==> flow/run.sh <==
#!/bin/bash
# the make line also repeats each setting of config.mk as NAME=value (left out here)
make -C /OpenROAD-flow-scripts/flow DESIGN_CONFIG=/design/flow/config.mk WORK_HOME=/design/flow/orfs CLKGATE_MAP_FILE= finish
==> flow/constraint.sdc <==
create_clock -name core_clock -period 9.69 [get_ports {clk}]
set_input_delay 1.9380 -clock core_clock [delete_from_list [all_inputs] [get_ports {clk}]]
set_output_delay 1.9380 -clock core_clock [all_outputs]
set_load 0.01 [all_outputs]
==> flow/config.mk <==
export PLATFORM = sky130hd
export DESIGN_NAME = uart_edge_detection
export DESIGN_NICKNAME = uart_edge_detection
export VERILOG_FILES = /design/flow/design.v
export SDC_FILE = /design/flow/constraint.sdc
export NUM_CORES = 4
export LEC_CHECK = 0
export ABC_AREA = 1
export CAP_MARGIN = 20
export CORE_MARGIN = 2
export CORE_UTILIZATION = 51
export CTS_CLUSTER_DIAMETER = 307
export CTS_CLUSTER_SIZE = 22
export MAX_ROUTING_LAYER = met5
export MIN_ROUTING_LAYER = met2
export PLACE_DENSITY_LB_ADDON = 0.07
export SLEW_MARGIN = 20
==> flow/design.v <==
module uart_tx #(
    parameter BAUD_DIV = 434
) (
    input logic clk,
    input logic rst_n,
    input logic tx_start,
    input logic [7:0] data_in,
    output logic tx_busy,
    output logic tx
);
    logic [9:0] tx_shift;   
    logic [3:0] bit_count;
    logic [11:0] baud_counter;
    logic tx_active;
    always_ff @(posedge clk or negedge rst_n) begin
        if (!rst_n) begin
            tx_active <= 0;
            baud_counter <= 0;
            tx_busy <= 0;
            tx <= 1;   
        end else begin
            if (tx_start && !tx_active) begin
                tx_active <= 1;
                tx_shift <= {1'b1, data_in, 1'b0};   
                baud_counter <= BAUD_DIV;
                bit_count <= 0;
                tx_busy <= 1;
            end else if (tx_active) begin
                if (baud_counter == 0) begin
                    baud_counter <= BAUD_DIV;
                    tx <= tx_shift[0];   
                    tx_shift <= {1'b1, tx_shift[9:1]};   
                    bit_count <= bit_count + 1;
                    if (bit_count == 9) begin   
                        tx_active <= 0;
                        tx_busy <= 0;
                    end
                end else begin
                    baud_counter <= baud_counter - 1;
                end
            end
        end
    end
endmodule
module uart_rx #(
    parameter BAUD_DIV = 434   
) (
    input logic clk,
    input logic rst_n,
    input logic rx,
    output logic [7:0] data_out,
    output logic data_valid,
	 	output logic [7:0] leds
);
    logic [11:0] baud_counter;
    logic [3:0] bit_count;
    logic [7:0] rx_shift;
    logic rx_active;
    always_ff @(posedge clk or negedge rst_n) begin
        if (!rst_n) begin
            baud_counter <= 0;
            bit_count <= 0;
            rx_active <= 0;
            data_valid <= 0;
            rx_shift <= 8'b0;   
        end else begin
            if (!rx_active && !rx) begin
                rx_active <= 1;
                baud_counter <= BAUD_DIV / 2;
                bit_count <= 0;
                rx_shift <= 8'b0;   
            end else if (rx_active) begin
                if (baud_counter == 0) begin
                    baud_counter <= BAUD_DIV;
                    if (bit_count < 9) begin
                        rx_shift <= {rx, rx_shift[7:1]};   
                        bit_count <= bit_count + 1;
                    end else begin
                        rx_active <= 0;
                        data_out <= rx_shift;  
								leds <= rx_shift;
                        data_valid <= 1;
                    end
                end else begin
                    baud_counter <= baud_counter - 1;
                end
            end else begin
                data_valid <= 0;
            end
        end
    end
endmodule
module uart_edge_detection (
    input logic clk,           
    input logic rst_n,         
    input logic uart_rx,       
    output logic uart_tx,      
    output logic led_rx,       
    output logic led_tx,       
    output logic data_ready    
);
    parameter CLOCK_FREQ = 50000000;    
    parameter BAUD_RATE  = 115200;
    parameter BAUD_DIV   = CLOCK_FREQ / BAUD_RATE;
    parameter THRESHOLD  = 4;           
    logic [7:0] rx_data;
    logic rx_done;
    logic [7:0] processed_data;
    logic tx_start;
    logic tx_busy;
    logic [7:0] image_data [0:63];     
    logic [7:0] conv_result [0:35];    
    logic [5:0] rx_counter;            
    logic [5:0] tx_counter;            
    typedef enum logic [1:0] {IDLE, RECEIVE, PROCESS, SEND} state_t;
    state_t state, next_state;
    uart_rx #(
        .BAUD_DIV(BAUD_DIV)
    ) uart_receiver (
        .clk(clk),
        .rst_n(rst_n),
        .rx(uart_rx),
        .data_out(rx_data),
        .data_valid(rx_done)
    );
    uart_tx #(
        .BAUD_DIV(BAUD_DIV)
    ) uart_transmitter (
        .clk(clk),
        .rst_n(rst_n),
        .tx_start(tx_start),
        .data_in(processed_data),
        .tx_busy(tx_busy),
        .tx(uart_tx)
    );
    always_ff @(posedge clk or negedge rst_n) begin
        if (!rst_n)
            state <= IDLE;
        else
            state <= next_state;
    end
    always_comb begin
        case (state)
            IDLE:      next_state = (rx_done) ? RECEIVE : IDLE;
            RECEIVE:   next_state = (rx_counter == 6'd63 && rx_done) ? PROCESS : RECEIVE;
            PROCESS:   next_state = SEND;
            SEND:      next_state = (tx_counter == 6'd36 && !tx_busy) ? IDLE : SEND;
            default:   next_state = IDLE;
        endcase
    end
    always_ff @(posedge clk or negedge rst_n) begin
        if (!rst_n) begin
            rx_counter <= 6'd0;
        end else if ((state == IDLE || state == RECEIVE) && rx_done) begin
            image_data[rx_counter] <= rx_data;
            rx_counter <= rx_counter + 1;
        end else if (state == IDLE) begin
            rx_counter <= 6'd0;
        end
    end
    integer i, j, k, l;
    reg [3:0] sum;
    always_ff @(posedge clk or negedge rst_n) begin
        if (!rst_n) begin
            for (i = 0; i < 36; i = i + 1)
                conv_result[i] <= 8'd0;
        end else if (state == PROCESS) begin
            for (i = 0; i < 6; i = i + 1) begin
                for (j = 0; j < 6; j = j + 1) begin
                    sum = 0;
                    for (k = 0; k < 3; k = k + 1) begin
                        for (l = 0; l < 3; l = l + 1) begin
                            sum = sum + image_data[(i + k) * 8 + (j + l)][0];
                        end
                    end
                    conv_result[i * 6 + j] <= (sum >= THRESHOLD) ? 8'b1 : 8'b0;
                end
            end
        end
    end
    always_ff @(posedge clk or negedge rst_n) begin
        if (!rst_n) begin
            tx_counter <= 6'd0;
            tx_start <= 1'b0;
            processed_data <= 8'd0;
        end else if (state == SEND) begin
            if (!tx_busy && !tx_start) begin
                tx_start <= 1'b1;
                processed_data <= conv_result[tx_counter];
                tx_counter <= tx_counter + 1;
            end else if (tx_start && tx_busy) begin
                tx_start <= 1'b0;
            end
        end else begin
            tx_counter <= 6'd0;
            tx_start <= 1'b0;
        end
    end
    always_ff @(posedge clk or negedge rst_n) begin
        if (!rst_n) begin
            led_rx <= 1'b0;
            led_tx <= 1'b0;
            data_ready <= 1'b0;
        end else begin
            led_rx <= (state == RECEIVE) ? rx_done : 1'b0;
            led_tx <= (state == SEND) ? ~tx_busy : 1'b0;
            data_ready <= (state == SEND);  
        end
    end
endmodule
==> flow_metrics.py, run 1 <==
# Auto-generated metrics
metrics = {
    "outcome": {
        "outcome": "no timing/DRC/antenna violations",
    },
    "flow_run": {
        "maxCapViolations": 0,
        "log.warning_count": 36,
    },
    "power_and_ir_drop": {
        "cellPowerDensity_nw_per_um2": 110,
        "leakagePower_nw": 6.72,
        "ir_drop_v": 0.000104,
        "p_int_mw": 1.14,
        "combinationalPowerShare_pct": 0.9,
        "seq_power_share_pct": 51.4,
        "dominant_power_group": "sequential cells",
        "pwr-share-clk_pct": 47.7,
        "pg_comb_uw": 13.9,
        "power.sequential.total_uw": 777,
        "power.switching_uw": 370,
        "powerClk_uw": 721,
        "power.share.switching_pct": 24.4,
    },
    "drt": {
        "n_antenna_cell": 0,
        "average_via_count_per_standard_cell": 7.42,
        "drtIter0Drc": 1906,
        "aggregate_routed_wire_length_um": 28700,
        "avgRoutedWirePerCell_um": 17.4,
        "drc": 0,
        "number_of_detailed_route_iterations_in_the_first_pass": 9,
        "ant_nets": 0,
        "detailroute.via_count": 12199,
    },
    "clocking": {
        "cts_resized": 0,
        "tritoncts": "done",
        "cts_num_sinks": 176,
        "cts-buffers-inserted": 17,
        "worst_setup_hold_path_clk_slew_ps": 80,
        "maximum_root_to_sink_buffer_count": 2,
        "cts_root_buffer": "sky130_fd_sc_hd__clkbuf_16",
        "ctsHoldBuffers": 0,
        "clock_h_tree_levels": 4,
        "cts.repair_timing.setup_buffer_count": 0,
        "clkLatencyLatePin_ps": 440,
    },
    "critical_path": {
        "worst_path_cell_trace": "inv_1 > fa_1 > fa_1 > fa_1 > inv_1 > ha_1 > a21o_1 > a211oi_1 > o21ai_0",
        "setup.worst_path.start": "image_data[19]",
        "gate_family_responsible_for_the_most_delay_along_the_worst_path": "adder cells",
        "worstReg2RegEnd": "conv_result[14][0]",
        "timing.critical_path.to_type": "flop",
        "worstReg2RegStart": "image_data[19]",
        "worst-path-max-fanout": 7,
        "crit_path_start_kind": "flop",
        "cp_num_buf_inv": 2,
        "critical_path_cell_count": 9,
        "slowest_stage": "sky130_fd_sc_hd__fa_1",
        "worst-setup-path-type": "flop to flop",
        "most_common_cell_type_on_the_critical_path": "sky130_fd_sc_hd__fa_1",
        "cp-endpoint": "conv_result[14][0]",
        "slowest_delay_ps": 530,
        "critPathArrivalTime_ps": 3950,
        "critPathRequiredTime_ps": 9980,
        "timing.reg2reg.setup_slack_ps": 6030,
        "rr_worst_depth": 9,
    },
    "sta": {
        "final-setup-viol-count": 0,
        "finalSetupTns_ps": 0,
        "final.min_clock_period_ps": 3660,
        "grt_setup_unrepaired": "no",
        "worst_pin_slew_ps": 1050,
        "hold_viol": 0,
        "worst_clock_skew_ps": 12.3,
        "max_slew_violation_count": 0,
        "layout_setup_ws_ps": 6030,
        "holdWs_ps": 474,
        "post-route-period-util_pct": 37.8,
        "fmax_mhz": 273,
        "relSlewSlack_pct": 29.8,
    },
    "synthesis": {
        "synth-edff-count": 78,
        "cell_type_with_the_largest_total_area": "sky130_fd_sc_hd__dfrtp_1",
        "synthXorXnorAreaFrac_pct": 0.757,
        "synth_top_area_share_pct": 18.9,
        "mapped_avg_cell_area_sq_um": 9.73,
        "post_synth_main_area_contributors": "sky130_fd_sc_hd__dfrtp_1 19%, sky130_fd_sc_hd__edfxtp_1 18%, sky130_fd_sc_hd__fa_1 17%, sky130_fd_sc_hd__ha_1 12%, sky130_fd_sc_hd__inv_1 8.6%",
        "ys_cells": 1308,
        "synth.cell_area_sq_um": 12700,
        "simple_gate_share_pct": 12.9,
        "synthArstFlopShare_pct": 55.7,
        "netlist_top_cells_count": "291 x sky130_fd_sc_hd__inv_1, 139 x sky130_fd_sc_hd__nor2_1, 124 x sky130_fd_sc_hd__ha_1, 124 x sky130_fd_sc_hd__nand2_1, 108 x sky130_fd_sc_hd__fa_1",
        "synth-seq-area-share_pct": 37.7,
        "yosysMostFrequentCell": "sky130_fd_sc_hd__inv_1",
        "total_of_warnings_raised_by_yosys": 5,
        "synth_cells": 1308,
        "yosysUniqueCellTypes": 45,
        "post_synth_main_logic_family": "adder cells",
        "fp_nets": 1543,
        "synth-main-ff-cell": "sky130_fd_sc_hd__dfrtp_1",
        "yosys_adder_share_pct": 29.2,
        "multiplexer_share_of_the_synthesized_area_pct": 0.0885,
        "yosys_register_bits": 176,
        "ys_chip_area_sq_um": 12700,
        "aoi_share_pct": 9.36,
    },
    "floorplan": {
        "die_area_sq_um": 26200,
        "die_width_um": 162,
        "std_cell_rows": 57,
        "fp_util_pct": 52.2,
        "die_height_um": 162,
        "io-pin-count": 7,
        "core_area_sq_um": 24400,
    },
    "finish": {
        "areaGrowthSynthToFinish_pct": 7.60,
        "count_of_filler_cells_inserted_in_the_layout": 2177,
        "design.final.nets": 1543,
        "number_of_standard_cells_in_the_final_layout_excluding_fillers": 1645,
    },
    "global_routing": {
        "largest_net_degree_at_the_start_of_global_routing": 74,
        "gr-usage-all-layers_pct": 34.0,
        "number_of_antenna_violations_at_the_first_check_in_global_routing": 0,
        "grt_overflow_total": 0,
        "first_global_vias": 13485,
        "grt_pass1_wl_um": 46400,
    },
    "worst_hold_path": {
        "min_to": "uart_receiver.data_out[0]",
        "hold-path-cell-count": 0,
        "min-delay-start": "uart_receiver.rx_shift[0]",
        "hold_path.class": "flop to flop",
    },
    "placement": {
        "dp_cells": 1613,
        "dp.final_hpwl_um": 21200,
        "worst_slack_placed_ps": 5930,
        "gpl.final_weighted_congestion": 0.869,
        "port_buffers": 6,
    },
}
per-layer routing:
layer	vias to the layer above	GRT usage [%]	wire length, um
li1	4198	-	-
met1	4591	-	0
met2	3143	38.4	14100
met3	253	49.3	12600
met4	14	4.79	1550
met5	-	15.0	425
metrics by stage:
stage / util [%] / cell area (sq um) / total power, mW
global placement: 53.6 / 13100 / 0.807
detailed placement: 53.6 / 13100 / 0.807
global route: 56.1 / 13700 / 1.55
finish: 56.1 / 13700 / 1.51
floorplan: - / 12700 / 0.797
CTS: 56.1 / 13700 / 1.52
layout make-up:
cell class / instances / area, sq um / area share, %
clock buffer: 18 / 450 / 3.29
tap: 324 / 405 / 2.96
sequential: 176 / 4800 / 35.0
multi-input combinational: 803 / 6650 / 48.6
inverter: 298 / 1120 / 8.17
clock inverter: 14 / 164 / 1.20
timing repair buffer: 12 / 103 / 0.749
==> run 2, diff against run 1 <==
Settings changed: ABC_AREA 1 to unset, CORE_UTILIZATION 51 to 35, CTS_CLUSTER_DIAMETER 307 to unset, CTS_CLUSTER_SIZE 22 to unset, MAX_ROUTING_LAYER met5 to unset, MIN_ROUTING_LAYER met2 to unset, PLACE_DENSITY_LB_ADDON 0.07 to unset.
Clock period 9.69 ns to 21.7 ns, I/O delays scaled along.
==> run 2 against run 1 <==
Compared with the run above: still clean; synthesized cell count shrank 6.7%; via count down 32%; first-iteration DRC count fell by 73%; setup slack improved by 9800 ps; sequential cell count unchanged; die area grew 43%; clock skew about the same; global-route usage fell by 19 points; final cell count up 2.5%; utilization shrank 17 points; non-clock buffer count is 3 lower; total power is 51% lower; critical endpoint is now uart_tx.
==> flow_metrics.py, run 2 <==
# Auto-generated metrics
metrics = {
    "outcome": {
        "outcome": "no timing/DRC/antenna violations",
    },
    "finish": {
        "areaGrowthSynthToFinish_pct": 9.03,
        "design.final.nets": 1447,
        "count_of_filler_cells_inserted_in_the_layout": 3551,
        "post-route-util_pct": 38.7,
        "sequential_cell_area_sq_um": 4800,
        "logic_area_sq_um": 6840,
    },
    "synthesis": {
        "yosys_adder_share_pct": 29.4,
        "netlist_top_cells_count": "227 x sky130_fd_sc_hd__inv_1, 140 x sky130_fd_sc_hd__nor2_1, 124 x sky130_fd_sc_hd__ha_1",
        "multiplexer_share_of_the_synthesized_area_pct": 0.495,
        "yosysMostFrequentCell": "sky130_fd_sc_hd__inv_1",
        "aoi_share_pct": 11.4,
        "post_synth_main_area_contributors": "sky130_fd_sc_hd__dfrtp_1 19%, sky130_fd_sc_hd__edfxtp_1 19%, sky130_fd_sc_hd__fa_1 17%, sky130_fd_sc_hd__ha_1 12%, sky130_fd_sc_hd__inv_1 6.7%",
        "post_synth_main_logic_family": "adder cells",
        "synth-main-ff-cell": "sky130_fd_sc_hd__dfrtp_1",
        "cell_type_with_the_largest_total_area": "sky130_fd_sc_hd__dfrtp_1",
        "ys_chip_area_sq_um": 12600,
        "yosysUniqueCellTypes": 70,
        "synth.cell_area_sq_um": 12600,
        "synthArstFlopShare_pct": 55.7,
        "synth-seq-area-share_pct": 38.0,
        "simple_gate_share_pct": 11.6,
        "synth_top_area_share_pct": 19.0,
        "ys_cells": 1220,
        "fp_nets": 1455,
        "total_of_warnings_raised_by_yosys": 5,
        "synth_cells": 1220,
        "synthXorXnorAreaFrac_pct": 1.25,
        "synth-edff-count": 78,
        "mapped_avg_cell_area_sq_um": 10.4,
        "yosys_register_bits": 176,
    },
    "sta": {
        "final-setup-viol-count": 0,
        "post-route-period-util_pct": 26.9,
        "finalSetupTns_ps": 0,
        "relSlewSlack_pct": 43.4,
        "worst_clock_skew_ps": 11.9,
        "final.min_clock_period_ps": 5830,
        "fmax_mhz": 171,
        "worst_pin_slew_ps": 849,
        "hold_viol": 0,
        "max_slew_violation_count": 0,
        "grt_setup_unrepaired": "no",
        "holdWs_ps": 463,
    },
    "critical_path": {
        "gate_family_responsible_for_the_most_delay_along_the_worst_path": "flip-flops",
        "slowest_delay_ps": 540,
        "cp-endpoint": "uart_tx",
        "critPathRequiredTime_ps": 17360,
        "timing.critical_path.to_type": "output pin",
        "setup.worst_path.start": "uart_transmitter.tx",
        "critical_path_cell_count": 1,
        "worstReg2RegEnd": "conv_result[28][0]",
        "slowest_stage": "sky130_fd_sc_hd__dfstp_2",
        "cp_num_buf_inv": 1,
        "worstReg2RegStart": "image_data[36]",
        "worst-setup-path-type": "flop to output pin",
        "crit_path_start_kind": "flop",
        "rr_worst_depth": 9,
        "worst-path-max-fanout": 2,
        "worst_path_cell_trace": "clkdlybuf4s50_1",
        "timing.reg2reg.setup_slack_ps": 17810,
        "critPathArrivalTime_ps": 1490,
    },
    "power_and_ir_drop": {
        "power.sequential.total_uw": 372,
        "leakagePower_nw": 6.04,
        "combinationalPowerShare_pct": 4.7,
        "dominant_power_group": "sequential cells",
        "powerClk_uw": 328,
        "pg_comb_uw": 34.3,
        "finalPower_uw": 735,
        "power.switching_uw": 170,
        "seq_power_share_pct": 50.7,
        "p_int_uw": 564,
        "cellPowerDensity_nw_per_um2": 53.3,
        "power.share.switching_pct": 23.2,
        "pwr-share-clk_pct": 44.7,
        "ir_drop_v": 0.0000484,
    },
    "floorplan": {
        "die_width_um": 194,
        "die_area_sq_um": 37600,
        "die_height_um": 194,
        "io-pin-count": 7,
        "std_cell_rows": 69,
        "core_area_sq_um": 35600,
        "fp_util_pct": 35.5,
    },
    "worst_hold_path": {
        "min_to": "uart_receiver.data_out[0]",
        "min-delay-start": "uart_receiver.rx_shift[0]",
        "hold_path.class": "flop to flop",
        "hold-path-cell-count": 0,
    },
    "global_routing": {
        "first_global_vias": 8543,
        "grt_overflow_total": 0,
        "largest_net_degree_at_the_start_of_global_routing": 74,
        "gr-usage-all-layers_pct": 14.9,
        "number_of_antenna_violations_at_the_first_check_in_global_routing": 0,
        "grt_pass1_wl_um": 44700,
    },
    "drt": {
        "detailroute.via_count": 8313,
        "avgRoutedWirePerCell_um": 16.0,
        "number_of_detailed_route_iterations_in_the_first_pass": 5,
        "drc": 0,
        "drtIter0Drc": 523,
        "ant_nets": 0,
        "aggregate_routed_wire_length_um": 27000,
        "n_antenna_cell": 0,
        "average_via_count_per_standard_cell": 4.93,
    },
    "clocking": {
        "tritoncts": "done",
        "cts-buffers-inserted": 17,
        "cts_resized": 0,
        "clock_h_tree_levels": 4,
        "clkLatencyLatePin_ps": 430,
        "cts_num_sinks": 176,
        "cts.repair_timing.setup_buffer_count": 0,
        "maximum_root_to_sink_buffer_count": 2,
        "ctsHoldBuffers": 0,
        "worst_setup_hold_path_clk_slew_ps": 70,
        "cts_root_buffer": "sky130_fd_sc_hd__clkbuf_16",
    },
    "flow_run": {
        "maxCapViolations": 0,
        "log.warning_count": 36,
    },
    "placement": {
        "port_buffers": 6,
        "dp.final_hpwl_um": 20500,
        "gpl.final_weighted_congestion": 0.809,
    },
}
run 2: final cells by class:
type,instances,share of cell area (%)
Multi-Input combinational cell,781,49.6
Sequential cell,176,34.8
Inverter,227,6.19
Tap cell,461,4.19
Clock buffer,20,3.33
Clock inverter,12,1.24
Timing Repair Buffer,9,0.581
run 2: per-layer routing:
metal,vias up,GRT usage [%],wire length [um]
li1,4029,-,-
met1,4107,20.0,12500
met2,140,24.8,12900
met3,37,2.05,771
met4,0,5.30,785
met5,-,0,0
run 2: stage by stage:
step	instance area [sq um]	worst slack (ps)	cells
2_1_floorplan	12600	16510	1220
3_3_place_gp	13100	15540	1654
3_5_place_dp	13100	15530	1654
4_1_cts	13800	15840	1686
5_1_grt	13800	15820	1686
6_report	13800	15870	1686
==> run 3, diff against run 2 <==
Settings changed: CORE_UTILIZATION 35 to 72, CTS_CLUSTER_SIZE set to 14, PLACE_DENSITY_LB_ADDON set to 0.06, SETUP_SLACK_MARGIN set to 0.92.
Clock period 21.7 ns to 3.19 ns, I/O delays scaled along.
==> run 3 against run 2 <==
Compared with the run above: sequential power rose to 6.8 times the previous value; clock skew fell by 3.8 ps; clock power grew to 6.6 times the previous value; hold slack lost 420 ps; non-clock buffer count up 131; setup slack lost 16000 ps; combinational power grew to 7.6 times the previous value; die area fell by 51%; via count rose by 17%; total power increased to 6.7 times the previous value; routed wire length up 21%; critical endpoint is now conv_result[18][0]; largest cell class unchanged; highest routed layer unchanged.
==> flow_metrics.py, run 3 <==
# Auto-generated metrics
metrics = {
    "outcome": {
        "outcome": "no timing/DRC/antenna violations",
    },
    "synthesis": {
        "mapped_avg_cell_area_sq_um": 10.4,
        "multiplexer_share_of_the_synthesized_area_pct": 0.495,
        "fp_nets": 1455,
        "synth-edff-count": 78,
        "cell_type_with_the_largest_total_area": "sky130_fd_sc_hd__dfrtp_1",
        "synth-main-ff-cell": "sky130_fd_sc_hd__dfrtp_1",
        "total_of_warnings_raised_by_yosys": 5,
        "post_synth_main_logic_family": "adder cells",
        "yosys_adder_share_pct": 29.4,
        "post_synth_main_area_contributors": "sky130_fd_sc_hd__dfrtp_1 19%, sky130_fd_sc_hd__edfxtp_1 19%, sky130_fd_sc_hd__fa_1 17%, sky130_fd_sc_hd__ha_1 12%, sky130_fd_sc_hd__inv_1 6.7%",
        "netlist_top_cells_count": "227 x sky130_fd_sc_hd__inv_1, 140 x sky130_fd_sc_hd__nor2_1, 124 x sky130_fd_sc_hd__ha_1",
        "yosys_register_bits": 176,
        "yosysUniqueCellTypes": 70,
        "yosysMostFrequentCell": "sky130_fd_sc_hd__inv_1",
        "synth-seq-area-share_pct": 38.0,
        "synthArstFlopShare_pct": 55.7,
        "ys_cells": 1220,
        "synth_cells": 1220,
        "ys_chip_area_sq_um": 12600,
        "synthXorXnorAreaFrac_pct": 1.25,
        "synth_top_area_share_pct": 19.0,
        "aoi_share_pct": 11.4,
        "synth.cell_area_sq_um": 12600,
        "simple_gate_share_pct": 11.6,
    },
    "floorplan": {
        "std_cell_rows": 48,
        "die_width_um": 136,
        "die_height_um": 136,
        "die_area_sq_um": 18600,
        "fp_util_pct": 73.3,
        "core_area_sq_um": 17200,
        "io-pin-count": 7,
    },
    "power_and_ir_drop": {
        "power.switching_mw": 1.30,
        "dominant_power_group": "sequential cells",
        "pwr-share-clk_pct": 43.6,
        "seq_power_share_pct": 51.2,
        "powerClk_mw": 2.16,
        "cellPowerDensity_nw_per_um2": 335,
        "ir_drop_v": 0.000452,
        "combinationalPowerShare_pct": 5.2,
        "pg_comb_uw": 259,
        "leakagePower_nw": 6.57,
        "p_int_mw": 3.65,
        "power.share.switching_pct": 26.3,
        "power.sequential.total_mw": 2.54,
    },
    "clocking": {
        "clock_h_tree_levels": 4,
        "cts-buffers-inserted": 17,
        "tritoncts": "done",
        "maximum_root_to_sink_buffer_count": 2,
        "cts_num_sinks": 176,
        "worst_setup_hold_path_clk_slew_ps": 80,
        "cts_root_buffer": "sky130_fd_sc_hd__clkbuf_16",
        "clkLatencyLatePin_ps": 440,
    },
    "sta": {
        "final-setup-viol-count": 0,
        "hold_viol": 0,
        "holdWs_ps": 40.2,
        "final.min_clock_period_ps": 3170,
        "finalSetupTns_ps": 0,
        "fmax_mhz": 316,
        "worst_pin_slew_ps": 853,
        "relSlewSlack_pct": 43.1,
        "max_slew_violation_count": 0,
        "grt_setup_unrepaired": "yes",
        "worst_clock_skew_ps": 8.12,
        "post-route-period-util_pct": 99.2,
    },
    "global_routing": {
        "number_of_antenna_violations_at_the_first_check_in_global_routing": 0,
        "largest_net_degree_at_the_start_of_global_routing": 65,
        "gr-usage-all-layers_pct": 35.0,
        "grt_pass1_wl_um": 48800,
        "first_global_vias": 9687,
        "grt_overflow_total": 0,
    },
    "critical_path": {
        "cp-endpoint": "conv_result[18][0]",
        "worst_path_cell_trace": "inv_4 > fa_1 > fa_1 > fa_1 > inv_1 > ha_1 > a21o_1 > a211oi_2 > a21oi_1",
        "slowest_stage": "sky130_fd_sc_hd__fa_1",
        "gate_family_responsible_for_the_most_delay_along_the_worst_path": "adder cells",
        "worst-path-max-fanout": 4,
        "most_common_cell_type_on_the_critical_path": "sky130_fd_sc_hd__fa_1",
        "worstReg2RegStart": "image_data[25]",
        "critical_path_cell_count": 9,
        "slowest_delay_ps": 500,
        "timing.reg2reg.setup_slack_ps": 20,
        "critPathArrivalTime_ps": 3430,
        "rr_worst_depth": 9,
        "timing.critical_path.to_type": "flop",
        "worstReg2RegEnd": "conv_result[18][0]",
        "cp_num_buf_inv": 2,
        "crit_path_start_kind": "flop",
        "worst-setup-path-type": "flop to flop",
        "critPathRequiredTime_ps": 3460,
        "setup.worst_path.start": "image_data[25]",
    },
    "drt": {
        "n_antenna_cell": 0,
        "aggregate_routed_wire_length_um": 32700,
        "detailroute.via_count": 9711,
        "ant_nets": 0,
        "number_of_detailed_route_iterations_in_the_first_pass": 7,
        "average_via_count_per_standard_cell": 6.13,
        "drtIter0Drc": 799,
        "avgRoutedWirePerCell_um": 20.7,
        "drc": 0,
    },
    "finish": {
        "final_cell_area_sq_um": 14800,
        "areaGrowthSynthToFinish_pct": 17.0,
        "design.final.nets": 1580,
        "number_of_standard_cells_in_the_final_layout_excluding_fillers": 1583,
    },
    "placement": {
        "port_buffers": 6,
        "gpl.final_weighted_congestion": 0.827,
        "detailed_place.area_sq_um": 13200,
        "dp.final_hpwl_um": 20700,
        "dp_cells": 1438,
    },
    "flow_run": {
        "maxCapViolations": 0,
        "log.warning_count": 39,
    },
    "worst_hold_path": {
        "hold_path.class": "input pin to async pin",
    },
}
[run 3: timing repair]
| item | CTS | global route |
|---|---|---|
| endpoints found under the setup margin | 51 | 66 |
| resized | 32 | 12 |
| cloned | 0 | 2 |
| buffers inserted | 69 | 42 |
| hold buffers | 0 | 0 |
| pin swaps | 79 | 76 |
[run 3: layer usage]
| metal | track usage (%) | wire length [um] | vias up |
|---|---|---|---|
| met1 | 42.2 | 12100 | 4772 |
| met3 | 6.41 | 2190 | 152 |
| met2 | 59.2 | 16400 | 490 |
| met4 | 19.9 | 2030 | 0 |
| met5 | 0 | 0 | - |
| li1 | - | - | 4297 |
[run 3: through the flow]
stage	power (mW)	utilization [%]	setup WS [ps]
after floorplan	2.73	-	365
after global placement	2.80	76.6	189
after detailed placement	2.82	76.6	128
after CTS	4.94	83.6	217
after global routing	5.11	85.8	6.04
final	4.95	85.8	24.4
[run 3: layout make-up]
| cell class | count | area, sq um |
|---|---|---|
| Multi-Input combinational cell | 783 | 7100 |
| Fill cell | 866 | 2450 |
| Clock inverter | 14 | 161 |
| Inverter | 227 | 920 |
| Timing Repair Buffer | 140 | 1070 |
| Tap cell | 225 | 282 |
| Clock buffer | 18 | 450 |
| Sequential cell | 176 | 4800 |
==> run 4, diff against run 3 <==
Settings changed: ABC_AREA set to 1, CTS_CLUSTER_DIAMETER set to 56, CTS_CLUSTER_SIZE 14 to 72, HOLD_SLACK_MARGIN set to 0.3, SETUP_SLACK_MARGIN 0.92 to 0.81.
==> run 4 against run 3 <==
Compared with the run above: now fails the layout checks on negative setup slack; clock power about the same; global-route usage up 2.0 points; total power down 7.9%; setup slack got worse by 49 ps; utilization is 1.0 points lower; register-to-register slack got worse by 50 ps; synthesized cell count grew 7.2%; hold slack gained 420 ps; sequential cell count stayed put; final area decreased by 0.82%; largest cell class unchanged; largest power group unchanged.
==> flow_metrics.py, run 4 <==
# Auto-generated metrics
metrics = {
    "outcome": {
        "outcome": "failed layout checks",
        "failed_checks": "negative setup slack",
    },
    "drt": {
        "drc": 0,
        "number_of_detailed_route_iterations_in_the_first_pass": 5,
        "routed_length_on_met2_um": 17100,
        "met1_length_um": 12400,
        "routed.top_layer": "met4",
        "avgRoutedWirePerCell_um": 20.9,
        "ant_nets": 0,
        "drtIter0Drc": 940,
        "met3_wire_length_um": 3680,
        "n_antenna_cell": 0,
        "detailroute.via_count": 10242,
        "aggregate_routed_wire_length_um": 34700,
        "average_via_count_per_standard_cell": 6.17,
    },
    "synthesis": {
        "yosysUniqueCellTypes": 45,
        "simple_gate_share_pct": 12.9,
        "multiplexer_share_of_the_synthesized_area_pct": 0.0885,
        "post_synth_main_area_contributors": "sky130_fd_sc_hd__dfrtp_1 19%, sky130_fd_sc_hd__edfxtp_1 18%, sky130_fd_sc_hd__fa_1 17%, sky130_fd_sc_hd__ha_1 12%, sky130_fd_sc_hd__inv_1 8.6%",
        "ys_cells": 1308,
        "synth_top_area_share_pct": 18.9,
        "yosys_adder_share_pct": 29.2,
        "synth_cells": 1308,
        "mapped_avg_cell_area_sq_um": 9.73,
        "total_of_warnings_raised_by_yosys": 5,
        "yosysMostFrequentCell": "sky130_fd_sc_hd__inv_1",
        "netlist_top_cells_count": "291 x sky130_fd_sc_hd__inv_1, 139 x sky130_fd_sc_hd__nor2_1, 124 x sky130_fd_sc_hd__ha_1, 124 x sky130_fd_sc_hd__nand2_1, 108 x sky130_fd_sc_hd__fa_1",
        "cell_type_with_the_largest_total_area": "sky130_fd_sc_hd__dfrtp_1",
        "synth-edff-count": 78,
        "synth-seq-area-share_pct": 37.7,
        "aoi_share_pct": 9.36,
        "yosys_register_bits": 176,
        "synthXorXnorAreaFrac_pct": 0.757,
        "post_synth_main_logic_family": "adder cells",
        "ys_chip_area_sq_um": 12700,
        "synth.cell_area_sq_um": 12700,
        "fp_nets": 1543,
        "synth-main-ff-cell": "sky130_fd_sc_hd__dfrtp_1",
        "synthArstFlopShare_pct": 55.7,
    },
    "floorplan": {
        "std_cell_rows": 48,
        "die_width_um": 137,
        "die_height_um": 137,
        "io-pin-count": 7,
        "core_area_sq_um": 17300,
        "fp_util_pct": 73.6,
        "die_area_sq_um": 18800,
    },
    "worst_hold_path": {
        "min_to": "uart_receiver.data_out[0]",
        "hold-path-cell-count": 0,
        "min-delay-start": "uart_receiver.rx_shift[0]",
        "hold_path.class": "flop to flop",
    },
    "critical_path": {
        "critical_path_cell_count": 10,
        "critPathRequiredTime_ps": 3510,
        "most_common_cell_type_on_the_critical_path": "sky130_fd_sc_hd__fa_1",
        "slowest_stage": "sky130_fd_sc_hd__fa_1",
        "crit_path_start_kind": "flop",
        "worst-setup-path-type": "flop to flop",
        "cp-endpoint": "conv_result[28][0]",
        "timing.reg2reg.setup_slack_ps": -20,
        "rr_worst_depth": 10,
        "slowest_delay_ps": 620,
        "critPathArrivalTime_ps": 3530,
        "gate_family_responsible_for_the_most_delay_along_the_worst_path": "adder cells",
        "worstReg2RegStart": "image_data[36]",
        "setup.worst_path.start": "image_data[36]",
        "worst_path_cell_trace": "inv_4 > buf_4 > fa_1 > fa_1 > fa_1 > inv_1 > ha_1 > a21o_1 > a211oi_2 > o21ai_0",
        "cp_num_buf_inv": 3,
        "worstReg2RegEnd": "conv_result[28][0]",
        "worst-path-max-fanout": 5,
        "timing.critical_path.to_type": "flop",
    },
    "power_and_ir_drop": {
        "finalPower_mw": 4.56,
        "ir_drop_v": 0.000436,
        "seq_power_share_pct": 51.8,
        "power.share.switching_pct": 23.7,
        "cellPowerDensity_nw_per_um2": 311,
        "dominant_power_group": "sequential cells",
        "leakagePower_nw": 7.25,
        "combinationalPowerShare_pct": 1.0,
        "p_int_mw": 3.48,
        "power.sequential.total_mw": 2.36,
        "pg_comb_uw": 46.4,
        "powerClk_mw": 2.15,
        "power.switching_mw": 1.08,
        "pwr-share-clk_pct": 47.2,
    },
    "clocking": {
        "cts_root_buffer": "sky130_fd_sc_hd__clkbuf_16",
        "cts-buffers-inserted": 17,
        "cts_num_sinks": 176,
        "clock_h_tree_levels": 4,
        "tritoncts": "done",
        "maximum_root_to_sink_buffer_count": 2,
        "clkLatencyLatePin_ps": 440,
        "worst_setup_hold_path_clk_slew_ps": 80,
    },
    "global_routing": {
        "largest_net_degree_at_the_start_of_global_routing": 65,
        "grt_overflow_total": 0,
        "number_of_antenna_violations_at_the_first_check_in_global_routing": 0,
        "grt_pass1_wl_um": 52000,
        "first_global_vias": 10320,
        "gr-usage-all-layers_pct": 37.0,
    },
    "finish": {
        "areaGrowthSynthToFinish_pct": 15.2,
        "count_of_filler_cells_inserted_in_the_layout": 861,
        "post-route-util_pct": 84.8,
        "design.final.nets": 1657,
    },
    "placement": {
        "gpl.final_weighted_congestion": 0.853,
        "dp.final_hpwl_um": 20900,
        "port_buffers": 6,
    },
    "flow_run": {
        "maxCapViolations": 0,
        "log.warning_count": 39,
    },
    "sta": {
        "post-route-period-util_pct": 101,
        "hold_viol": 0,
        "grt_setup_unrepaired": "yes",
        "final-setup-viol-count": 1,
        "layout_setup_ws_ps": -24.2,
        "holdWs_ps": 458,
        "max_slew_violation_count": 0,
        "relSlewSlack_pct": 39.4,
        "fmax_mhz": 311,
        "final.min_clock_period_ps": 3210,
        "worst_clock_skew_ps": 12.8,
        "worst_pin_slew_ps": 906,
    },
}
[run 4: timing repair]
| item | in CTS | in global routing |
|---|---|---|
| buffers inserted | 56 | 26 |
| pin swaps | 20 | 24 |
| endpoints found under the setup margin | 36 | 37 |
| hold buffers | 1 | 0 |
| resized | 49 | 20 |
| endpoints found under the hold margin | 16 | 0 |
[run 4: final cells by class]
type / instances / area, sq um / share of cell area [%]
Sequential cell: 176 / 4800 / 32.7
Multi-Input combinational cell: 803 / 6810 / 46.5
Inverter: 298 / 1180 / 8.04
Clock inverter: 15 / 169 / 1.15
Clock buffer: 17 / 425 / 2.90
Tap cell: 225 / 282 / 1.92
Timing Repair Buffer: 126 / 998 / 6.81
[run 4: stage by stage]
stage / cells / worst slack (ps) / TNS (ps) / cell area (sq um)
2_1_floorplan: 1308 / 405 / 0 / 12800
3_3_place_gp: 1545 / 152 / 0 / 13200
3_5_place_dp: 1545 / 91.2 / 0 / 13200
4_1_cts: 1634 / 175 / 0 / 14400
5_1_grt: 1660 / -42.4 / -73.4 / 14700
6_report: 1660 / -24.2 / -24.2 / 14700
[run 4: layer usage]
metal,vias up,track usage (%)
met1,5023,48.4
met5,-,0
met2,610,59.9
li1,4452,-
met3,157,8.44
met4,0,15.3
==> run 5, diff against run 4 <==
Settings changed: ABC_AREA 1 to unset, CAP_MARGIN 20 to 35, CELL_PAD_IN_SITES_DETAIL_PLACEMENT set to 0, CELL_PAD_IN_SITES_GLOBAL_PLACEMENT set to 0, CORE_UTILIZATION 72 to 66, CTS_CLUSTER_DIAMETER 56 to 240, CTS_CLUSTER_SIZE 72 to 55, HOLD_SLACK_MARGIN 0.3 to 0.11, PLACE_DENSITY_LB_ADDON 0.06 to unset, SETUP_SLACK_MARGIN 0.81 to unset.
Clock period 3.19 ns to 6.62 ns, I/O delays scaled along.
==> run 5 against run 4 <==
Compared with the run above: now clean on timing, DRC and antenna; utilization down 13 points; synthesized area decreased by 0.71%; combinational power up 140%.
==> flow_metrics.py, run 5 <==
# Auto-generated metrics
metrics = {
    "outcome": {
        "outcome": "no timing/DRC/antenna violations",
    },
    "placement": {
        "detailed_place.area_sq_um": 12900,
        "port_buffers": 6,
        "dp.final_hpwl_um": 19500,
        "dp_cells": 1427,
        "gpl.final_weighted_congestion": 0.835,
    },
    "power_and_ir_drop": {
        "pwr-share-clk_pct": 43.5,
        "seq_power_share_pct": 51.7,
        "power.share.switching_pct": 24.3,
        "cellPowerDensity_nw_per_um2": 175,
        "powerClk_mw": 1.03,
        "ir_drop_v": 0.000180,
        "dominant_power_group": "sequential cells",
        "combinationalPowerShare_pct": 4.7,
        "p_int_mw": 1.79,
        "pg_comb_uw": 112,
        "power.sequential.total_mw": 1.22,
        "power.switching_uw": 573,
        "leakagePower_nw": 6.03,
    },
    "synthesis": {
        "synthArstFlopShare_pct": 55.7,
        "ys_chip_area_sq_um": 12600,
        "cell_type_with_the_largest_total_area": "sky130_fd_sc_hd__dfrtp_1",
        "synth-main-ff-cell": "sky130_fd_sc_hd__dfrtp_1",
        "yosysMostFrequentCell": "sky130_fd_sc_hd__inv_1",
        "synthXorXnorAreaFrac_pct": 1.25,
        "synth-edff-count": 78,
        "yosys_register_bits": 176,
        "synth.cell_area_sq_um": 12600,
        "synth_cells": 1220,
        "simple_gate_share_pct": 11.6,
        "fp_nets": 1455,
        "netlist_top_cells_count": "227 x sky130_fd_sc_hd__inv_1, 140 x sky130_fd_sc_hd__nor2_1, 124 x sky130_fd_sc_hd__ha_1",
        "aoi_share_pct": 11.4,
        "multiplexer_share_of_the_synthesized_area_pct": 0.495,
        "ys_cells": 1220,
        "synth-seq-area-share_pct": 38.0,
        "total_of_warnings_raised_by_yosys": 5,
        "mapped_avg_cell_area_sq_um": 10.4,
        "yosys_adder_share_pct": 29.4,
        "post_synth_main_area_contributors": "sky130_fd_sc_hd__dfrtp_1 19%, sky130_fd_sc_hd__edfxtp_1 19%, sky130_fd_sc_hd__fa_1 17%, sky130_fd_sc_hd__ha_1 12%, sky130_fd_sc_hd__inv_1 6.7%",
        "post_synth_main_logic_family": "adder cells",
        "synth_top_area_share_pct": 19.0,
        "yosysUniqueCellTypes": 70,
    },
    "clocking": {
        "cts-buffers-inserted": 17,
        "cts.repair_timing.setup_buffer_count": 0,
        "clkLatencyLatePin_ps": 430,
        "maximum_root_to_sink_buffer_count": 2,
        "clock_h_tree_levels": 4,
        "worst_setup_hold_path_clk_slew_ps": 80,
        "tritoncts": "done",
        "ctsHoldBuffers": 0,
        "cts_num_sinks": 176,
        "cts_root_buffer": "sky130_fd_sc_hd__clkbuf_16",
        "cts_resized": 0,
    },
    "worst_hold_path": {
        "min_to": "uart_receiver.data_out[0]",
        "hold_path.class": "flop to flop",
        "min-delay-start": "uart_receiver.rx_shift[0]",
        "hold-path-cell-count": 0,
    },
    "drt": {
        "avgRoutedWirePerCell_um": 18.6,
        "n_antenna_cell": 0,
        "number_of_detailed_route_iterations_in_the_first_pass": 6,
        "average_via_count_per_standard_cell": 5.82,
        "detailroute.via_count": 8497,
        "aggregate_routed_wire_length_um": 27200,
        "drc": 0,
        "drtIter0Drc": 562,
        "ant_nets": 0,
    },
    "global_routing": {
        "grt_pass1_wl_um": 45700,
        "number_of_antenna_violations_at_the_first_check_in_global_routing": 0,
        "first_global_vias": 8762,
        "largest_net_degree_at_the_start_of_global_routing": 74,
        "gr-usage-all-layers_pct": 29.5,
        "grt_overflow_total": 0,
    },
    "floorplan": {
        "std_cell_rows": 50,
        "die_height_um": 142,
        "die_area_sq_um": 20300,
        "io-pin-count": 7,
        "die_width_um": 142,
        "fp_util_pct": 67.3,
        "core_area_sq_um": 18800,
    },
    "critical_path": {
        "crit_path_start_kind": "flop",
        "worstReg2RegEnd": "conv_result[26][0]",
        "timing.critical_path.to_type": "flop",
        "cp_num_buf_inv": 2,
        "worst_path_cell_trace": "inv_1 > fa_1 > fa_1 > fa_1 > inv_1 > ha_1 > a21o_1 > a211oi_1 > a21oi_1",
        "cp-endpoint": "conv_result[26][0]",
        "worstReg2RegStart": "image_data[42]",
        "slowest_stage": "sky130_fd_sc_hd__fa_1",
        "rr_worst_depth": 9,
        "gate_family_responsible_for_the_most_delay_along_the_worst_path": "adder cells",
        "worst-path-max-fanout": 7,
        "setup.worst_path.start": "image_data[42]",
        "most_common_cell_type_on_the_critical_path": "sky130_fd_sc_hd__fa_1",
        "slowest_delay_ps": 530,
        "critPathArrivalTime_ps": 3650,
        "timing.reg2reg.setup_slack_ps": 3250,
        "worst-setup-path-type": "flop to flop",
        "critPathRequiredTime_ps": 6900,
        "critical_path_cell_count": 9,
    },
    "sta": {
        "final-setup-viol-count": 0,
        "worst_pin_slew_ps": 871,
        "holdWs_ps": 457,
        "max_slew_violation_count": 0,
        "post-route-period-util_pct": 50.9,
        "final.min_clock_period_ps": 3370,
        "grt_setup_unrepaired": "no",
        "fmax_mhz": 297,
        "worst_clock_skew_ps": 16.3,
        "relSlewSlack_pct": 41.9,
        "hold_viol": 0,
        "finalSetupTns_ps": 0,
    },
    "finish": {
        "number_of_standard_cells_in_the_final_layout_excluding_fillers": 1459,
        "count_of_filler_cells_inserted_in_the_layout": 1439,
        "areaGrowthSynthToFinish_pct": 6.57,
        "design.final.nets": 1447,
        "final_cell_area_sq_um": 13500,
    },
    "flow_run": {
        "log.warning_count": 38,
        "maxCapViolations": 0,
    },
}
[run 5: layout make-up]
class | instances | area, sq um | share of cell area (%)
Tap cell | 234 | 293 | 2.17
Sequential cell | 176 | 4800 | 35.6
Multi-Input combinational cell | 781 | 6840 | 50.8
Timing Repair Buffer | 9 | 80.1 | 0.595
Clock inverter | 10 | 85.1 | 0.632
Inverter | 227 | 852 | 6.33
Clock buffer | 22 | 518 | 3.85
[run 5: metal layers]
metal / routed length [um] / GRT usage (%) / vias up
li1: - / - / 4026
met2: 13000 / 47.0 / 216
met3: 1670 / 7.03 / 30
met5: 0 / 0 / -
met1: 12200 / 41.6 / 4225
met4: 328 / 7.03 / 0
[run 5: through the flow]
stage                     utilization (%)  total power, mW  setup slack [ps]
after floorplan                         -             1.32              3630
after global placement               68.5             1.35              3300
after detailed placement             68.5             1.36              3270
after CTS                            71.7             2.37              3250
after global routing                 71.7             2.45              3070
final                                71.7             2.36              3250
==> run 6, diff against run 5 <==
Settings changed: CORE_UTILIZATION 66 to 16, CTS_CLUSTER_SIZE 55 to 99, PLACE_DENSITY set to 0.89, SETUP_SLACK_MARGIN set to 1.14, TNS_END_PERCENT set to 15.
Clock period 6.62 ns to 3.81 ns, I/O delays scaled along.
==> run 6 against run 5 <==
Compared with the run above: still clean; routed wire length increased by 12%; synthesized area stayed put; sequential share of layout area shrank 4.2 points; clock power is 81% higher; setup slack lost 2600 ps; register-to-register slack worse by 2600 ps; critical endpoint is now conv_result[8][0]; largest power group unchanged.
==> flow_metrics.py, run 6 <==
# Auto-generated metrics
metrics = {
    "power_and_ir_drop": {
        "power.sequential.total_mw": 2.12,
        "pwr-share-clk_pct": 44.3,
        "dominant_power_group": "sequential cells",
        "combinationalPowerShare_pct": 5.0,
        "pg_comb_uw": 211,
        "leakagePower_nw": 6.30,
        "power.share.switching_pct": 24.4,
        "ir_drop_v": 0.000361,
        "p_int_mw": 3.17,
        "cellPowerDensity_nw_per_um2": 274,
        "powerClk_mw": 1.86,
        "seq_power_share_pct": 50.6,
        "power.switching_mw": 1.02,
    },
    "sta": {
        "hold_viol": 0,
        "worst_clock_skew_ps": 20.8,
        "final-setup-viol-count": 0,
        "grt_setup_unrepaired": "yes",
        "finalSetupTns_ps": 0,
        "max_slew_violation_count": 0,
        "fmax_mhz": 320,
        "final.min_clock_period_ps": 3120,
        "worst_pin_slew_ps": 875,
        "relSlewSlack_pct": 41.7,
        "post-route-period-util_pct": 81.9,
    },
    "synthesis": {
        "synth-seq-area-share_pct": 38.0,
        "synth.cell_area_sq_um": 12600,
        "yosysMostFrequentCell": "sky130_fd_sc_hd__inv_1",
        "cell_type_with_the_largest_total_area": "sky130_fd_sc_hd__dfrtp_1",
        "yosys_adder_share_pct": 29.4,
        "synth-edff-count": 78,
        "yosys_register_bits": 176,
        "synthXorXnorAreaFrac_pct": 1.25,
        "multiplexer_share_of_the_synthesized_area_pct": 0.495,
        "fp_nets": 1455,
        "post_synth_main_area_contributors": "sky130_fd_sc_hd__dfrtp_1 19%, sky130_fd_sc_hd__edfxtp_1 19%, sky130_fd_sc_hd__fa_1 17%, sky130_fd_sc_hd__ha_1 12%, sky130_fd_sc_hd__inv_1 6.7%",
        "netlist_top_cells_count": "227 x sky130_fd_sc_hd__inv_1, 140 x sky130_fd_sc_hd__nor2_1, 124 x sky130_fd_sc_hd__ha_1",
        "mapped_avg_cell_area_sq_um": 10.4,
        "simple_gate_share_pct": 11.6,
        "post_synth_main_logic_family": "adder cells",
        "yosysUniqueCellTypes": 70,
        "synth_cells": 1220,
        "synth-main-ff-cell": "sky130_fd_sc_hd__dfrtp_1",
        "ys_chip_area_sq_um": 12600,
        "synthArstFlopShare_pct": 55.7,
        "aoi_share_pct": 11.4,
        "total_of_warnings_raised_by_yosys": 5,
        "ys_cells": 1220,
        "synth_top_area_share_pct": 19.0,
    },
    "global_routing": {
        "grt_overflow_total": 0,
        "gr-usage-all-layers_pct": 7.32,
        "grt_busiest_layer": "met2",
        "number_of_antenna_violations_at_the_first_check_in_global_routing": 1,
        "groute.layer.met3.usage_pct": 2.01,
        "met2_usage_pct": 12.4,
        "largest_net_degree_at_the_start_of_global_routing": 65,
        "first_global_vias": 9646,
        "global_route.usage.met1_pct": 8.63,
        "grt_pass1_wl_um": 48700,
    },
    "drt": {
        "n_antenna_cell": 0,
        "detailroute.via_count": 9394,
        "ant_nets": 0,
        "average_via_count_per_standard_cell": 3.99,
        "drc": 0,
        "avgRoutedWirePerCell_um": 12.9,
        "aggregate_routed_wire_length_um": 30300,
        "drtIter0Drc": 809,
        "number_of_detailed_route_iterations_in_the_first_pass": 6,
    },
    "finish": {
        "post-route-util_pct": 19.4,
        "number_of_standard_cells_in_the_final_layout_excluding_fillers": 2353,
        "areaGrowthSynthToFinish_pct": 20.9,
        "design.final.nets": 1525,
    },
    "critical_path": {
        "worst-setup-path-type": "flop to flop",
        "timing.critical_path.to_type": "flop",
        "critical_path_cell_count": 10,
        "worstReg2RegEnd": "conv_result[8][0]",
        "worst_path_cell_trace": "inv_2 > buf_4 > fa_1 > fa_1 > fa_1 > inv_1 > ha_1 > a21o_1 > a211oi_1 > a21oi_1",
        "slowest_delay_ps": 540,
        "slowest_stage": "sky130_fd_sc_hd__fa_1",
        "cp-endpoint": "conv_result[8][0]",
        "crit_path_start_kind": "flop",
        "cp_num_buf_inv": 3,
        "gate_family_responsible_for_the_most_delay_along_the_worst_path": "adder cells",
        "rr_worst_depth": 10,
        "timing.reg2reg.setup_slack_ps": 690,
        "critPathArrivalTime_ps": 3410,
        "setup.worst_path.start": "image_data[10]",
        "worst-path-max-fanout": 4,
        "worstReg2RegStart": "image_data[10]",
        "most_common_cell_type_on_the_critical_path": "sky130_fd_sc_hd__fa_1",
        "critPathRequiredTime_ps": 4100,
    },
    "floorplan": {
        "die_width_um": 285,
        "die_height_um": 285,
        "fp_util_pct": 16.1,
        "core_area_sq_um": 78600,
        "std_cell_rows": 103,
        "io-pin-count": 7,
        "die_area_sq_um": 81200,
    },
    "placement": {
        "port_buffers": 6,
        "dp_cells": 2244,
        "gpl.final_weighted_congestion": 0.834,
        "dp.final_hpwl_um": 20000,
    },
    "clocking": {
        "tritoncts": "done",
        "cts-buffers-inserted": 17,
        "clkLatencyLatePin_ps": 450,
        "maximum_root_to_sink_buffer_count": 2,
        "clock_h_tree_levels": 4,
        "worst_setup_hold_path_clk_slew_ps": 80,
        "cts_num_sinks": 176,
        "cts_root_buffer": "sky130_fd_sc_hd__clkbuf_16",
    },
    "worst_hold_path": {
        "hold_path.class": "input pin to async pin",
    },
    "flow_run": {
        "maxCapViolations": 0,
        "log.warning_count": 39,
    },
    "outcome": {
        "outcome": "no timing/DRC/antenna violations",
    },
}
## run 6: layout make-up
class,count,area (sq um)
clock buffers,18,429
clock inverters,14,176
fillers,8352,63300
inverters,227,920
multi-input cells,781,6940
flip-flops and latches,176,4800
well taps,1050,1310
repair buffers,87,698
## run 6: per-layer routing
| metal | part of all wire, % | vias up |
|---|---|---|
| met5 | 0.079 | - |
| met4 | 5.0 | 2 |
| met3 | 8.6 | 142 |
| met2 | 49 | 498 |
| met1 | 38 | 4555 |
| li1 | - | 4197 |
## run 6: what timing repair did
item                                    in CTS  in global routing
gates resized                               18                 12
endpoints found under the setup margin      36                 52
hold buffers                                 0                  0
pin swaps                                    7                 10
buffers inserted                            54                 22
## run 6: per-stage QoR
| step | power, mW | area, sq um | setup slack [ps] | hold slack, ps |
|---|---|---|---|---|
| after detailed placement | 2.36 | 14000 | 659 | 469 |
| after global placement | 2.34 | 14000 | 687 | 445 |
| after CTS | 4.18 | 15000 | 815 | 180 |
| after floorplan | 2.29 | 12700 | 985 | 411 |
| after global routing | 4.31 | 15300 | 588 | 177 |
| final | 4.19 | 15300 | 688 | 184 |
==> run 7, diff against run 6 <==
Settings changed: ABC_AREA set to 1, CORE_UTILIZATION 16 to 70, CTS_CLUSTER_SIZE 99 to 15, HOLD_SLACK_MARGIN 0.11 to -0.0, PLACE_DENSITY 0.89 to unset, PLACE_DENSITY_LB_ADDON set to 0.13, SETUP_SLACK_MARGIN 1.14 to 0.92, TNS_END_PERCENT 15 to unset.
Clock period 3.81 ns to 3.19 ns, I/O delays scaled along.
==> run 7 against run 6 <==
Compared with the run above: maximum frequency rose by 1.1%; clock skew increased by 3.5 ps; register-to-register slack worse by 590 ps; clock-buffer cell count grew 1; sequential cell count unchanged; final area down 4.3%; utilization is 62 points higher; setup slack worse by 590 ps; combinational power fell by 78%; total power rose by 10%; critical endpoint is now conv_result[21][0]; hold slack gained 83 ps.
==> flow_metrics.py, run 7 <==
# Auto-generated metrics
metrics = {
    "drt": {
        "n_antenna_cell": 0,
        "met3_wire_length_um": 2460,
        "number_of_detailed_route_iterations_in_the_first_pass": 7,
        "detailroute.via_count": 9696,
        "aggregate_routed_wire_length_um": 31800,
        "met1_length_um": 12600,
        "avgRoutedWirePerCell_um": 19.2,
        "drtIter0Drc": 821,
        "routed_length_on_met2_um": 15600,
        "average_via_count_per_standard_cell": 5.85,
        "drc": 0,
        "ant_nets": 0,
        "routed.top_layer": "met5",
    },
    "power_and_ir_drop": {
        "p_int_mw": 3.62,
        "combinationalPowerShare_pct": 1.0,
        "power.sequential.total_mw": 2.36,
        "seq_power_share_pct": 51.1,
        "dominant_power_group": "sequential cells",
        "cellPowerDensity_nw_per_um2": 316,
        "power.share.switching_pct": 21.8,
        "pg_comb_uw": 45.5,
        "ir_drop_v": 0.000407,
        "pwr-share-clk_pct": 47.9,
        "finalPower_mw": 4.62,
        "power.switching_mw": 1.01,
        "powerClk_mw": 2.22,
        "leakagePower_nw": 7.23,
    },
    "floorplan": {
        "core_area_sq_um": 17900,
        "die_height_um": 139,
        "fp_util_pct": 71.1,
        "die_area_sq_um": 19300,
        "io-pin-count": 7,
        "die_width_um": 139,
        "std_cell_rows": 49,
    },
    "critical_path": {
        "most_common_cell_type_on_the_critical_path": "sky130_fd_sc_hd__fa_1",
        "worst-setup-path-type": "flop to flop",
        "worst-path-max-fanout": 5,
        "gate_family_responsible_for_the_most_delay_along_the_worst_path": "adder cells",
        "critPathRequiredTime_ps": 3470,
        "crit_path_start_kind": "flop",
        "timing.critical_path.to_type": "flop",
        "timing.reg2reg.setup_slack_ps": 100,
        "worst_path_cell_trace": "inv_4 > fa_1 > fa_1 > fa_1 > inv_1 > ha_1 > a21o_1 > a211oi_2 > buf_4 > o21ai_0",
        "cp-endpoint": "conv_result[21][0]",
        "setup.worst_path.start": "image_data[27]",
        "rr_worst_depth": 10,
        "worstReg2RegEnd": "conv_result[21][0]",
        "cp_num_buf_inv": 3,
        "slowest_stage": "sky130_fd_sc_hd__fa_1",
        "worstReg2RegStart": "image_data[27]",
        "critical_path_cell_count": 10,
        "critPathArrivalTime_ps": 3370,
        "slowest_delay_ps": 570,
    },
    "sta": {
        "grt_setup_unrepaired": "yes",
        "final.min_clock_period_ps": 3090,
        "hold_viol": 0,
        "layout_setup_ws_ps": 101,
        "fmax_mhz": 324,
        "max_slew_violation_count": 0,
        "worst_clock_skew_ps": 24.4,
        "post-route-period-util_pct": 96.8,
        "worst_pin_slew_ps": 853,
        "final-setup-viol-count": 0,
        "finalSetupTns_ps": 0,
        "relSlewSlack_pct": 43.0,
    },
    "global_routing": {
        "gr-usage-all-layers_pct": 33.9,
        "grt_pass1_wl_um": 51100,
        "number_of_antenna_violations_at_the_first_check_in_global_routing": 2,
        "largest_net_degree_at_the_start_of_global_routing": 65,
        "first_global_vias": 10224,
        "grt_overflow_total": 0,
    },
    "placement": {
        "gpl.final_weighted_congestion": 0.854,
        "dp_cells": 1551,
        "worst_slack_placed_ps": 77.8,
        "dp.final_hpwl_um": 21400,
        "port_buffers": 6,
    },
    "clocking": {
        "worst_setup_hold_path_clk_slew_ps": 80,
        "clock_h_tree_levels": 4,
        "clkLatencyLatePin_ps": 440,
        "cts_root_buffer": "sky130_fd_sc_hd__clkbuf_16",
        "cts_num_sinks": 176,
        "maximum_root_to_sink_buffer_count": 2,
        "cts-buffers-inserted": 17,
        "tritoncts": "done",
    },
    "synthesis": {
        "synthXorXnorAreaFrac_pct": 0.757,
        "simple_gate_share_pct": 12.9,
        "cell_type_with_the_largest_total_area": "sky130_fd_sc_hd__dfrtp_1",
        "synth_top_area_share_pct": 18.9,
        "synth-seq-area-share_pct": 37.7,
        "synthArstFlopShare_pct": 55.7,
        "ys_chip_area_sq_um": 12700,
        "synth-main-ff-cell": "sky130_fd_sc_hd__dfrtp_1",
        "synth_cells": 1308,
        "synth.cell_area_sq_um": 12700,
        "yosysMostFrequentCell": "sky130_fd_sc_hd__inv_1",
        "synth-edff-count": 78,
        "multiplexer_share_of_the_synthesized_area_pct": 0.0885,
        "post_synth_main_area_contributors": "sky130_fd_sc_hd__dfrtp_1 19%, sky130_fd_sc_hd__edfxtp_1 18%, sky130_fd_sc_hd__fa_1 17%, sky130_fd_sc_hd__ha_1 12%, sky130_fd_sc_hd__inv_1 8.6%",
        "yosys_register_bits": 176,
        "yosysUniqueCellTypes": 45,
        "netlist_top_cells_count": "291 x sky130_fd_sc_hd__inv_1, 139 x sky130_fd_sc_hd__nor2_1, 124 x sky130_fd_sc_hd__ha_1, 124 x sky130_fd_sc_hd__nand2_1, 108 x sky130_fd_sc_hd__fa_1",
        "ys_cells": 1308,
        "total_of_warnings_raised_by_yosys": 5,
        "fp_nets": 1543,
        "mapped_avg_cell_area_sq_um": 9.73,
        "aoi_share_pct": 9.36,
        "yosys_adder_share_pct": 29.2,
        "post_synth_main_logic_family": "adder cells",
    },
    "finish": {
        "design.final.nets": 1650,
        "areaGrowthSynthToFinish_pct": 14.9,
        "number_of_standard_cells_in_the_final_layout_excluding_fillers": 1657,
        "count_of_filler_cells_inserted_in_the_layout": 989,
    },
    "worst_hold_path": {
        "hold_path.class": "input pin to async pin",
    },
    "flow_run": {
        "log.warning_count": 39,
        "maxCapViolations": 0,
    },
    "outcome": {
        "outcome": "no timing/DRC/antenna violations",
    },
}
## run 7: area by class of cell
| class | instances | area [sq um] | area share, % |
|---|---|---|---|
| Inverter | 298 | 1180 | 8.04 |
| Sequential cell | 176 | 4800 | 32.8 |
| Clock buffer | 19 | 433 | 2.96 |
| Timing Repair Buffer | 119 | 937 | 6.41 |
| Tap cell | 229 | 287 | 1.96 |
| Multi-Input combinational cell | 803 | 6820 | 46.6 |
| Clock inverter | 13 | 175 | 1.20 |
## run 7: what timing repair did
action / CTS / global route
pin swaps: 19 / 19
setup endpoints to repair: 36 / 37
hold buffers: 0 / 0
resized: 45 / 16
setup buffers: 56 / 18
## run 7: per-layer routing
layer  global-route usage (%)  vias up
li1                         -     4443
met1                     44.4     4775
met3                     8.39       86
met4                     12.5        4
met2                     55.8      388
met5                        0        -
## run 7: per-stage QoR
| stage | hold slack (ps) | util [%] | area [sq um] |
|---|---|---|---|
| after global placement | 437 | 74.0 | 13200 |
| after detailed placement | 448 | 74.0 | 13200 |
| after CTS | 278 | 80.6 | 14400 |
| after global routing | 312 | 81.7 | 14600 |
| after floorplan | 342 | - | 12800 |
| final | 267 | 81.7 | 14600 |
==> run 8, diff against run 7 <==
Settings changed: ABC_AREA 1 to unset, CAP_MARGIN 35 to 20, CELL_PAD_IN_SITES_DETAIL_PLACEMENT 0 to unset, CELL_PAD_IN_SITES_GLOBAL_PLACEMENT 0 to unset, CORE_UTILIZATION 70 to 72, CTS_CLUSTER_DIAMETER 240 to 29, CTS_CLUSTER_SIZE 15 to unset, HOLD_SLACK_MARGIN -0.0 to unset, PLACE_DENSITY set to 0.35, PLACE_DENSITY_LB_ADDON 0.13 to unset, SETUP_SLACK_MARGIN 0.92 to 0.95.
==> run 8 against run 7 <==
Compared with the run above: utilization increased by 4.1 points; via count decreased by 2.1%; clock power decreased by 9.0%; sequential cell count unchanged; synthesized area decreased by 0.71%; die area decreased by 3.4%; total power increased by 4.9%; maximum frequency increased by 2.2%; first-iteration DRC count decreased by 16%; synthesized cell count decreased by 6.7%; hold slack got worse by 190 ps; register-to-register slack improved by 70 ps; critical endpoint is now conv_result[25][0]; largest cell class unchanged; largest power group unchanged.
==> flow_metrics.py, run 8 <==
# Auto-generated metrics
metrics = {
    "synthesis": {
        "mapped_avg_cell_area_sq_um": 10.4,
        "synth.cell_area_sq_um": 12600,
        "synth_top_area_share_pct": 19.0,
        "synthXorXnorAreaFrac_pct": 1.25,
        "netlist_top_cells_count": "227 x sky130_fd_sc_hd__inv_1, 140 x sky130_fd_sc_hd__nor2_1, 124 x sky130_fd_sc_hd__ha_1",
        "synth-main-ff-cell": "sky130_fd_sc_hd__dfrtp_1",
        "yosysMostFrequentCell": "sky130_fd_sc_hd__inv_1",
        "post_synth_main_logic_family": "adder cells",
        "ys_cells": 1220,
        "aoi_share_pct": 11.4,
        "simple_gate_share_pct": 11.6,
        "total_of_warnings_raised_by_yosys": 5,
        "synth-edff-count": 78,
        "yosys_register_bits": 176,
        "multiplexer_share_of_the_synthesized_area_pct": 0.495,
        "synth_cells": 1220,
        "yosys_adder_share_pct": 29.4,
        "ys_chip_area_sq_um": 12600,
        "fp_nets": 1455,
        "synth-seq-area-share_pct": 38.0,
        "synthArstFlopShare_pct": 55.7,
        "yosysUniqueCellTypes": 70,
        "post_synth_main_area_contributors": "sky130_fd_sc_hd__dfrtp_1 19%, sky130_fd_sc_hd__edfxtp_1 19%, sky130_fd_sc_hd__fa_1 17%, sky130_fd_sc_hd__ha_1 12%, sky130_fd_sc_hd__inv_1 6.7%",
        "cell_type_with_the_largest_total_area": "sky130_fd_sc_hd__dfrtp_1",
    },
    "critical_path": {
        "setup.worst_path.start": "image_data[34]",
        "slowest_stage": "sky130_fd_sc_hd__fa_1",
        "slowest_delay_ps": 570,
        "critical_path_cell_count": 10,
        "worstReg2RegEnd": "conv_result[25][0]",
        "critPathRequiredTime_ps": 3500,
        "worst-setup-path-type": "flop to flop",
        "worst_path_cell_trace": "inv_4 > buf_6 > fa_1 > fa_1 > fa_1 > inv_2 > ha_4 > a21o_1 > a211oi_2 > a21oi_1",
        "rr_worst_depth": 10,
        "gate_family_responsible_for_the_most_delay_along_the_worst_path": "adder cells",
        "crit_path_start_kind": "flop",
        "worstReg2RegStart": "image_data[34]",
        "timing.reg2reg.setup_slack_ps": 170,
        "critPathArrivalTime_ps": 3330,
        "most_common_cell_type_on_the_critical_path": "sky130_fd_sc_hd__fa_1",
        "worst-path-max-fanout": 3,
        "cp-endpoint": "conv_result[25][0]",
        "timing.critical_path.to_type": "flop",
        "cp_num_buf_inv": 3,
    },
    "sta": {
        "post-route-period-util_pct": 94.8,
        "fmax_mhz": 331,
        "final-setup-viol-count": 0,
        "finalSetupTns_ps": 0,
        "relSlewSlack_pct": 43.8,
        "max_slew_violation_count": 0,
        "worst_pin_slew_ps": 844,
        "final.min_clock_period_ps": 3020,
        "holdWs_ps": 81.7,
        "worst_clock_skew_ps": 8.94,
        "hold_viol": 0,
        "grt_setup_unrepaired": "yes",
    },
    "power_and_ir_drop": {
        "pg_comb_uw": 290,
        "power.share.switching_pct": 26.1,
        "ir_drop_v": 0.000449,
        "seq_power_share_pct": 52.4,
        "dominant_power_group": "sequential cells",
        "power.switching_mw": 1.27,
        "leakagePower_nw": 6.53,
        "pwr-share-clk_pct": 41.7,
        "p_int_mw": 3.58,
        "power.sequential.total_mw": 2.54,
        "powerClk_mw": 2.02,
        "combinationalPowerShare_pct": 6.0,
        "cellPowerDensity_nw_per_um2": 328,
    },
    "finish": {
        "design.final.nets": 1572,
        "count_of_filler_cells_inserted_in_the_layout": 841,
        "final_cell_area_sq_um": 14800,
        "post-route-util_pct": 85.8,
        "number_of_standard_cells_in_the_final_layout_excluding_fillers": 1575,
        "areaGrowthSynthToFinish_pct": 17.1,
    },
    "global_routing": {
        "first_global_vias": 9622,
        "largest_net_degree_at_the_start_of_global_routing": 65,
        "grt_pass1_wl_um": 48800,
        "grt_overflow_total": 0,
        "number_of_antenna_violations_at_the_first_check_in_global_routing": 0,
        "gr-usage-all-layers_pct": 35.1,
    },
    "clocking": {
        "cts-buffers-inserted": 17,
        "worst_setup_hold_path_clk_slew_ps": 70,
        "clock_h_tree_levels": 4,
        "tritoncts": "done",
        "clkLatencyLatePin_ps": 450,
        "cts_root_buffer": "sky130_fd_sc_hd__clkbuf_16",
        "cts_num_sinks": 176,
        "maximum_root_to_sink_buffer_count": 2,
    },
    "drt": {
        "avgRoutedWirePerCell_um": 20.2,
        "n_antenna_cell": 0,
        "detailroute.via_count": 9492,
        "average_via_count_per_standard_cell": 6.03,
        "number_of_detailed_route_iterations_in_the_first_pass": 6,
        "drc": 0,
        "ant_nets": 0,
        "drtIter0Drc": 693,
        "aggregate_routed_wire_length_um": 31800,
    },
    "flow_run": {
        "log.warning_count": 41,
        "maxCapViolations": 0,
    },
    "worst_hold_path": {
        "hold_path.class": "input pin to async pin",
    },
    "outcome": {
        "outcome": "no timing/DRC/antenna violations",
    },
    "floorplan": {
        "core_area_sq_um": 17200,
        "die_width_um": 136,
        "die_height_um": 136,
        "fp_util_pct": 73.3,
        "io-pin-count": 7,
        "std_cell_rows": 48,
        "die_area_sq_um": 18600,
    },
    "placement": {
        "dp_cells": 1436,
        "port_buffers": 6,
        "detailed_place.area_sq_um": 13200,
        "dp.final_hpwl_um": 20800,
        "gpl.final_weighted_congestion": 0.848,
    },
}
run 8: through the flow:
step	total power, mW	setup WS (ps)
floorplan	2.73	365
global placement	2.81	171
detailed placement	2.83	140
CTS	4.80	202
global route	4.98	62.6
finish	4.85	167
run 8: per-layer routing:
layer	up-vias	routed length (um)	global-route usage [%]
li1	4287	-	-
met1	4688	12100	42.4
met2	394	16000	59.3
met3	123	1890	7.68
met4	0	1770	17.7
met5	-	0	0
run 8: area by class of cell:
cell class                      instances  area [sq um]  area share [%]
Sequential cell                       176          4800            32.4
Clock buffer                           17           425            2.88
Multi-Input combinational cell        783          7210            48.8
Inverter                              227           920            6.22
Timing Repair Buffer                  132          1030            6.99
Clock inverter                         15           120           0.812
Tap cell                              225           282            1.90
run 8: repair_timing:
item | 4_1_cts | 5_1_grt
setup endpoints to repair | 51 | 62
hold buffers | 0 | 0
gates cloned | 0 | 2
resized | 32 | 36
buffers inserted | 62 | 43
pin swaps | 64 | 95
Power and IR drop assume default switching activity.
